==> inputs of run a <==
==> flow/design.v <==
module top(
    input logic clk,         
    input logic rst,         
    output logic RGB_R,      
    output logic RGB_G,      
    output logic RGB_B       
);
    localparam CLK_FREQ = 12_000_000;  
    localparam PWM_RESOLUTION = 8;   
    localparam PWM_MAX = (1 << PWM_RESOLUTION) - 1;   
    localparam PWM_CYCLES = 256;   
    localparam DEGREES_MAX = 360;
    localparam CYCLES_PER_DEGREE = CLK_FREQ / DEGREES_MAX;   
    typedef enum logic [1:0] {
        STATE_PWM_COUNT,
        STATE_DEGREE_COUNT,
        STATE_HSV_CALC,
        STATE_PWM_OUTPUT
    } state_t;
    logic [PWM_RESOLUTION-1:0] pwm_counter;
    logic [PWM_RESOLUTION-1:0] red_pwm_value, green_pwm_value, blue_pwm_value;
    logic [31:0] degree_counter;
    logic [8:0] current_degree;
    state_t current_state;
    state_t next_state;
    always_ff @(posedge clk) begin
        if (rst) current_state <= STATE_PWM_COUNT;
        else current_state <= next_state;
    end
    always_comb begin  
        case (current_state)
            STATE_PWM_COUNT: begin
                if (degree_counter == CYCLES_PER_DEGREE - 1) begin
                    next_state = STATE_DEGREE_COUNT;
                end else begin
                    next_state = STATE_PWM_COUNT;
                end
            end
            STATE_DEGREE_COUNT: begin
                next_state = STATE_HSV_CALC;
            end
            STATE_HSV_CALC: begin
                next_state = STATE_PWM_OUTPUT;
            end
            STATE_PWM_OUTPUT: begin
                next_state = STATE_PWM_COUNT;
            end
            default: begin
                next_state = STATE_PWM_COUNT;
            end
        endcase
    end
    always_ff @(posedge clk) begin
        if (rst) begin
            pwm_counter <= 0;
            degree_counter <= 0;
            current_degree <= 0;
            red_pwm_value <= 0;
            green_pwm_value <= 0;
            blue_pwm_value <= 0;
        end else
        case (current_state)
            STATE_PWM_COUNT: begin
                pwm_counter <= pwm_counter + 1;                
                if (degree_counter == CYCLES_PER_DEGREE - 1) begin
                    degree_counter <= 0;
                end else begin
                    degree_counter <= degree_counter + 1;
                end
            end
            STATE_DEGREE_COUNT: begin
                if (current_degree == DEGREES_MAX - 1) begin
                    current_degree <= 0;
                end else begin
                    current_degree <= current_degree + 1;
                end
            end
            STATE_HSV_CALC: begin
                if (current_degree < 60) begin
                    red_pwm_value <= PWM_MAX;
                end else if (current_degree < 120) begin
                    red_pwm_value <= PWM_MAX - ((current_degree - 60) * PWM_MAX / 60);
                end else if (current_degree < 240) begin
                    red_pwm_value <= 0;
                end else if (current_degree < 300) begin
                    red_pwm_value <= (current_degree - 240) * PWM_MAX / 60;
                end else begin
                    red_pwm_value <= PWM_MAX;
                end
                if (current_degree < 60) begin
                    green_pwm_value <= current_degree * PWM_MAX / 60;
                end else if (current_degree < 180) begin
                    green_pwm_value <= PWM_MAX;
                end else if (current_degree < 240) begin
                    green_pwm_value <= PWM_MAX - ((current_degree - 180) * PWM_MAX / 60);
                end else begin
                    green_pwm_value <= 0;
                end
                if (current_degree < 120) begin
                    blue_pwm_value <= 0;
                end else if (current_degree < 180) begin
                    blue_pwm_value <= (current_degree - 120) * PWM_MAX / 60;
                end else if (current_degree < 300) begin
                    blue_pwm_value <= PWM_MAX;
                end else begin
                    blue_pwm_value <= PWM_MAX - ((current_degree - 300) * PWM_MAX / 60);
                end
            end
            STATE_PWM_OUTPUT: begin
            end
        endcase
    end
    assign RGB_R = (pwm_counter > red_pwm_value) ? 1'b1 : 1'b0;
    assign RGB_G = (pwm_counter > green_pwm_value) ? 1'b1 : 1'b0;
    assign RGB_B = (pwm_counter > blue_pwm_value) ? 1'b1 : 1'b0;
endmodule
==> flow/run.sh <==
#!/bin/bash
# the make line also repeats each setting of config.mk as NAME=value (left out here)
make -C /OpenROAD-flow-scripts/flow DESIGN_CONFIG=/design/flow/config.mk WORK_HOME=/design/flow/orfs CLKGATE_MAP_FILE= finish
==> flow/config.mk <==
export PLATFORM = sky130hd
export DESIGN_NAME = top
export DESIGN_NICKNAME = top
export VERILOG_FILES = /design/flow/design.v
export SDC_FILE = /design/flow/constraint.sdc
export NUM_CORES = 4
export LEC_CHECK = 0
export CAP_MARGIN = 20
export CORE_MARGIN = 2
export CORE_UTILIZATION = 72
export CTS_CLUSTER_DIAMETER = 400
export CTS_CLUSTER_SIZE = 10
export PLACE_DENSITY_LB_ADDON = 0.05
export SETUP_SLACK_MARGIN = -0.39
export SLEW_MARGIN = 20
==> flow/constraint.sdc <==
create_clock -name core_clock -period 11.0 [get_ports {clk}]
set_input_delay 2.2000 -clock core_clock [delete_from_list [all_inputs] [get_ports {clk}]]
set_output_delay 2.2000 -clock core_clock [all_outputs]
set_load 0.01 [all_outputs]
==> run b: changes against run a <==
==> flow/config.mk (replaced) <==
export PLATFORM = sky130hd
export DESIGN_NAME = top
export DESIGN_NICKNAME = top
export VERILOG_FILES = /design/flow/design.v
export SDC_FILE = /design/flow/constraint.sdc
export NUM_CORES = 4
export LEC_CHECK = 0
export CAP_MARGIN = 20
export CORE_MARGIN = 2
export CORE_UTILIZATION = 29
export SLEW_MARGIN = 20
==> flow/constraint.sdc (replaced) <==
create_clock -name core_clock -period 13.3 [get_ports {clk}]
set_input_delay 2.6600 -clock core_clock [delete_from_list [all_inputs] [get_ports {clk}]]
set_output_delay 2.6600 -clock core_clock [all_outputs]
set_load 0.01 [all_outputs]
==> run c: changes against run a <==
==> flow/config.mk (replaced) <==
export PLATFORM = sky130hd
export DESIGN_NAME = top
export DESIGN_NICKNAME = top
export VERILOG_FILES = /design/flow/design.v
export SDC_FILE = /design/flow/constraint.sdc
export NUM_CORES = 4
export LEC_CHECK = 0
export ABC_AREA = 0
export CAP_MARGIN = 20
export CORE_ASPECT_RATIO = 0.72
export CORE_MARGIN = 2
export CORE_UTILIZATION = 72
export CTS_CLUSTER_DIAMETER = 398
export CTS_CLUSTER_SIZE = 98
export PLACE_DENSITY = 0.4
export SETUP_SLACK_MARGIN = 1.49
export SLEW_MARGIN = 20
==> flow/constraint.sdc (replaced) <==
create_clock -name core_clock -period 5.07 [get_ports {clk}]
set_input_delay 1.0140 -clock core_clock [delete_from_list [all_inputs] [get_ports {clk}]]
set_output_delay 1.0140 -clock core_clock [all_outputs]
set_load 0.01 [all_outputs]
==> metrics.sh <==
VIASPERCELL=6.49
START_KIND='flip-flop'
DOMINANT_POWER_GROUP='clock'
CLKLATENCYLATEPIN_NS=0.36
VIAS_IN_THE_FIRST_GLOBAL_ROUTE=18500
FINALSETUPVIOLATIONS=7
WORSTHOLDPATHTYPE='flip-flop to flip-flop'
FINAL.SETUP.WORST_SLACK_NS=-0.279
OUTCOME='failed layout checks'
HPWL_MM=48.3
CRIT_PATH_MAX_INCR_DELAY_NS=0.54
ACHIEVABLE_FREQUENCY_GHz=0.0887
SO.VIOLATIONS='setup timing'
HOLDBUFCOUNTCTS=0
The numbers above come from run a.

==> metrics.sh <==
FLOORPLAN.CORE_AREA_SQ_UM=27000
COMMON_CELLS='sky130_fd_sc_hd__inv_1 (459), sky130_fd_sc_hd__ha_1 (235), sky130_fd_sc_hd__fa_1 (226)'
PRE_CTS_SLACK_NS=-6.35
BUFFER_PORTS.INSERTED=4
SYNTH_COMPOUND_GATE_AREA_SHARE_PCT=21.0
FP-ROW-COUNT=51
PLACED_CELLS_INCL_TAPS=3355
OUTCOME='aborted with a tool error'
SYNTH-EDFF-COUNT=0
HPWL_MM=68.8
STOP_STAGE='4_1_cts'
ERROR_LINE='[ERROR DPL-0038] Utilization greater than 100%, impossible to legalize'
YS_SH_XOR_PCT=7.20
PIN_COUNT=5
SYNTH.MUX.AREA_FRACTION_PCT=1.74
The numbers above come from run c.

==> metrics.sh <==
OUTCOME='no timing/DRC/antenna violations'
VIAS_IN_THE_FIRST_GLOBAL_ROUTE=16300
HOLDBUFCOUNTCTS=0
WORSTHOLDPATHTYPE='flip-flop to flip-flop'
FINAL.SETUP.WORST_SLACK_NS=0.757
ACHIEVABLE_FREQUENCY_GHz=0.0797
CRIT_PATH_MAX_INCR_DELAY_NS=0.72
The numbers above come from run b.

